==> pepper <==
Design SP_wocg, start of the top module:
module SP_wocg(
	clk,
	rst_n,
	in_valid,
	in_data,
	in_mode,
	out_valid,
	out_data
);
input clk, rst_n, in_valid;
input [2:0] in_mode;
input [8:0] in_data;
output reg out_valid;
output reg [8:0] out_data;
genvar idx;
integer i;
localparam IDLE = 4'b0000;
localparam INV  = 4'b0001;
localparam MUL  = 4'b0010;
localparam SORT = 4'b0100;
localparam SUM  = 4'b1000;
reg [3:0] cur_state,next_state;
reg [4:0] cnt;
reg [2:0] cnt_data;
reg [8:0] data_temp;
reg [10:0] data_sum [0:5]; 
reg [2:0] mode_r;
wire idle_state = cur_state == IDLE;
wire inv_in_valid  = cur_state[0] && cnt < 6;
wire mul_in_valid  = cur_state[1] && cnt < 6;
wire sort_in_valid = cur_state[2] && cnt < 6;
wire sum_in_valid  = cur_state[3] && cnt < 6;
wire inv_out_valid,mul_out_valid,sort_out_valid;
wire [8:0] inv_out_data,mul_out_data,sort_out_data;
wire [8:0] sum_mod_out_w;   
wire inv_done  = cur_state[0] && cnt == 'd18;
wire mul_done  = cur_state[1] && cnt == 'd12;
wire sort_done = cur_state[2] && cnt == 'd11;
reg  sum_done ;
wire mode0_cnt_flag = cur_state[3] && mode_r == 'd0 && cnt == 'd5;
always @(posedge clk or negedge rst_n) begin
	if (!rst_n) begin
		cur_state <= IDLE;
	end
	else begin
		cur_state <= next_state;
	end
end
always @(*) begin
	case(cur_state)
		IDLE : next_state = in_valid  ? in_mode[0] ? INV : in_mode[1] ? MUL : in_mode[2] ? SORT : SUM : IDLE;
		INV  : next_state = inv_done  ? mode_r[1] ? MUL : mode_r[2] ? SORT : SUM : INV;
		MUL  : next_state = mul_done  ? mode_r[2] ? SORT : SUM : MUL;
		SORT : next_state = sort_done ? SUM : SORT;
		SUM  : next_state = sum_done  ? IDLE : SUM;
		default : next_state = IDLE;
	endcase
end
always @(*) begin 
	if(cur_state[3]) begin
		if(mode_r == 'd0) sum_done = cnt == 'd12;
		else sum_done = cnt == 'd7;
	end
	else sum_done = 0;
end
  ...
clock: 2.68 ns
lec_check: 0
abc_area: 1
cap_margin: 20
core_margin: 2
core_utilization: 72
cts_cluster_diameter: 225
cts_cluster_size: 10
setup_slack_margin: 0.39
slew_margin: 20
synth_memory_max_bits: 16384
run.sh (not shown) runs the stock make flow with config.mk's settings and CLKGATE_MAP_FILE=.
==> ember (differences from pepper) <==
--- a/flow/config.mk
+++ b/flow/config.mk
@@ -7,9 +7,5 @@
 export LEC_CHECK = 0
-export ABC_AREA = 1
 export CAP_MARGIN = 20
 export CORE_MARGIN = 2
-export CORE_UTILIZATION = 72
-export CTS_CLUSTER_DIAMETER = 225
-export CTS_CLUSTER_SIZE = 10
-export SETUP_SLACK_MARGIN = 0.39
+export CORE_UTILIZATION = 70
 export SLEW_MARGIN = 20
==> flow/constraint.sdc (replaced) <==
create_clock -name core_clock -period 6.3 [get_ports {clk}]
set_input_delay 1.2600 -clock core_clock [delete_from_list [all_inputs] [get_ports {clk}]]
set_output_delay 1.2600 -clock core_clock [all_outputs]
set_load 0.01 [all_outputs]
==> notes.org <==
#+TITLE: Implementation results

** Status
- It got as far as clock tree synthesis and failed there.
- Tool error message :: [ERROR DPL-0038] Utilization greater than 100%, impossible to legalize
- The run stopped with a tool error.

** Yosys
- Per the synthesis report, the number of distinct cell types is 69.
- By count the netlist is led by sky130_fd_sc_hd__nand2_1 (2080), sky130_fd_sc_hd__inv_1 (1531), sky130_fd_sc_hd__nor2_1 (703).
- Synthesis handed over a netlist of 8443 instances.
- Share of synthesized area occupied by flip-flops and latches :: 21.7%

** Placed design
- Total placed cells including tap cells :: approximately 11000
Source of the figures above: pepper

==> notes.org <==
* Implementation run

** Status
- Outcome :: no timing/DRC/antenna violations

** Yosys
- Share of synthesized area occupied by flip-flops and latches :: 21.8%
- After synthesis, the netlist uses roughly 120 different library cells.
- Instance tally after logic synthesis :: 6860

** Placed design
- Per the placement report, the placed cell count is 8011.

** Layout
- At the end of the flow the core is filled with cells to 76.9%.
Source of the figures above: ember

